Design FFT_TOB, start of the top module:
module FFT_TOB  # ( parameter   DEPTH_BUTTER_ONE    = 8    ,
                                DEPTH_BUTTER_TWO    = 4    ,
                                DEPTH_BUTTER_THREE  = 2    ,
                                DEPTH_BTTER_FOUR    = 1    ,  
                                WIDTH               = 16   ,
                                STAGES              = 6    ,
                                FIXED_POINT         = 11   )
( 
input     wire    signed      [WIDTH-1:0]     Input_re          ,
input     wire    signed      [WIDTH-1:0]     Input_Im          ,
input     wire                                cordic_Valid      ,
input     wire                                clk               ,
input     wire                                rst               ,
output    wire    signed      [WIDTH-1:0]     Output_FFT_Re     ,
output    wire    signed      [WIDTH-1:0]     Output_FFT_Im     ,
output    wire                                Data_Valid    
);
wire   [STAGES-1:0]   control_output        ;
wire                  multiplier_enable     ;
wire                  mux_selection         ;
wire     [WIDTH-1:0]  output_re_stage_one   ;
wire     [WIDTH-1:0]  output_im_stage_one   ;
wire     [WIDTH-1:0]  output_re_stage_two   ;
wire     [WIDTH-1:0]  output_im_stage_two   ;
wire     [WIDTH-1:0]  output_re_stage_three ;
wire     [WIDTH-1:0]  output_im_stage_three ;
wire     [WIDTH-1:0]  output_re_swap_one    ;
wire     [WIDTH-1:0]  output_im_swap_one    ;
wire     [WIDTH-1:0]  output_re_swap_two    ;
wire     [WIDTH-1:0]  output_im_swap_two    ;
wire     [WIDTH-1:0]  output_re_twiddle     ;
wire     [WIDTH-1:0]  output_im_twiddle     ;
wire     [WIDTH-1:0]  output_re_multiplier  ;
wire     [WIDTH-1:0]  output_im_multiplier  ;
wire     [WIDTH-1:0]  output_re_mux         ;
wire     [WIDTH-1:0]  output_im_mux         ;
  ...
Size in the first run: about 6800 cells after synthesis, about 490 flip-flops, about 68 I/O pins, ~54000 sq um of cells after synthesis.
==> flow/config.mk <==
export PLATFORM = sky130hd
export DESIGN_NAME = FFT_TOB
export DESIGN_NICKNAME = FFT_TOB
export VERILOG_FILES = /design/flow/design.v
export SDC_FILE = /design/flow/constraint.sdc
export NUM_CORES = 4
export LEC_CHECK = 0
export ABC_AREA = 1
export CAP_MARGIN = 20
export CORE_ASPECT_RATIO = 1.05
export CORE_MARGIN = 2
export CORE_UTILIZATION = 72
export CTS_CLUSTER_DIAMETER = 31
export CTS_CLUSTER_SIZE = 72
export GPL_ROUTABILITY_DRIVEN = 1
export HOLD_SLACK_MARGIN = -0.08
export MAX_ROUTING_LAYER = met4
export MIN_ROUTING_LAYER = met1
export PLACE_DENSITY_LB_ADDON = 0.21
export SETUP_SLACK_MARGIN = -1.72
export SLEW_MARGIN = 25
export TNS_END_PERCENT = 5
==> flow/constraint.sdc <==
create_clock -name core_clock -period 23.3 [get_ports {clk}]
set_input_delay 4.6600 -clock core_clock [delete_from_list [all_inputs] [get_ports {clk}]]
set_output_delay 4.6600 -clock core_clock [all_outputs]
set_load 0.01 [all_outputs]
run.sh (not shown) runs the stock make flow with config.mk's settings and CLKGATE_MAP_FILE=.
The baseline stopped in global routing on GRT-0232.
Edit:
- ABC_AREA: 1 -> default
- CORE_ASPECT_RATIO: 1.05 -> default
- CTS_CLUSTER_DIAMETER: 31 -> 339
- CTS_CLUSTER_SIZE: 72 -> 100
- GPL_ROUTABILITY_DRIVEN: 1 -> default
- HOLD_SLACK_MARGIN: -0.08 -> default
- MAX_ROUTING_LAYER: met4 -> default
- MIN_ROUTING_LAYER: met1 -> default
- PLACE_DENSITY_LB_ADDON: 0.21 -> default
- SETUP_SLACK_MARGIN: -1.72 -> default
- SLEW_MARGIN: 25 -> 20
- TNS_END_PERCENT: 5 -> default
- clock period: 23.3 -> 15.1 ns (I/O delays scaled with it)
After rerunning:
- The changed run never finished: it broke off in global routing, error GRT-0232
- synthesized cell count goes down by 15%
- die size goes down by 0.77%
- synthesized area goes down by 0.78%
Edit:
- CORE_UTILIZATION: 72 -> 50
- CTS_CLUSTER_DIAMETER: 339 -> default
- CTS_CLUSTER_SIZE: 100 -> default
- SETUP_SLACK_MARGIN: default -> 3.42
- clock period: 15.1 -> 12.7 ns (I/O delays scaled with it)
This time the run completed and failed the layout checks on negative setup slack. Die area rises by about 43%. Synthesized cell count does not change. Synthesized area is unchanged.
Edit:
- CORE_ASPECT_RATIO: default -> 0.5
- CORE_UTILIZATION: 50 -> 72
- CTS_CLUSTER_DIAMETER: default -> 339
- CTS_CLUSTER_SIZE: default -> 100
- PLACE_DENSITY: default -> 0.39
- SETUP_SLACK_MARGIN: 3.42 -> -0.38
- clock period: 12.7 -> 12.3 ns (I/O delays scaled with it)
After rerunning: This time the run failed in global routing. Die size went down by 30%. Area after synthesis does not change. Synthesized cell count is unchanged.
Edit:
- CORE_ASPECT_RATIO: 0.5 -> default
- CORE_UTILIZATION: 72 -> 60
- CTS_CLUSTER_DIAMETER: 339 -> default
- CTS_CLUSTER_SIZE: 100 -> default
- PLACE_DENSITY: 0.39 -> default
- SETUP_SLACK_MARGIN: -0.38 -> 4.56
- clock period: 12.3 -> 16.0 ns (I/O delays scaled with it)
=> The new run finished but fails on negative setup slack. Area after synthesis does not change. Die size went up by about a fifth. Synthesized cell count does not change.
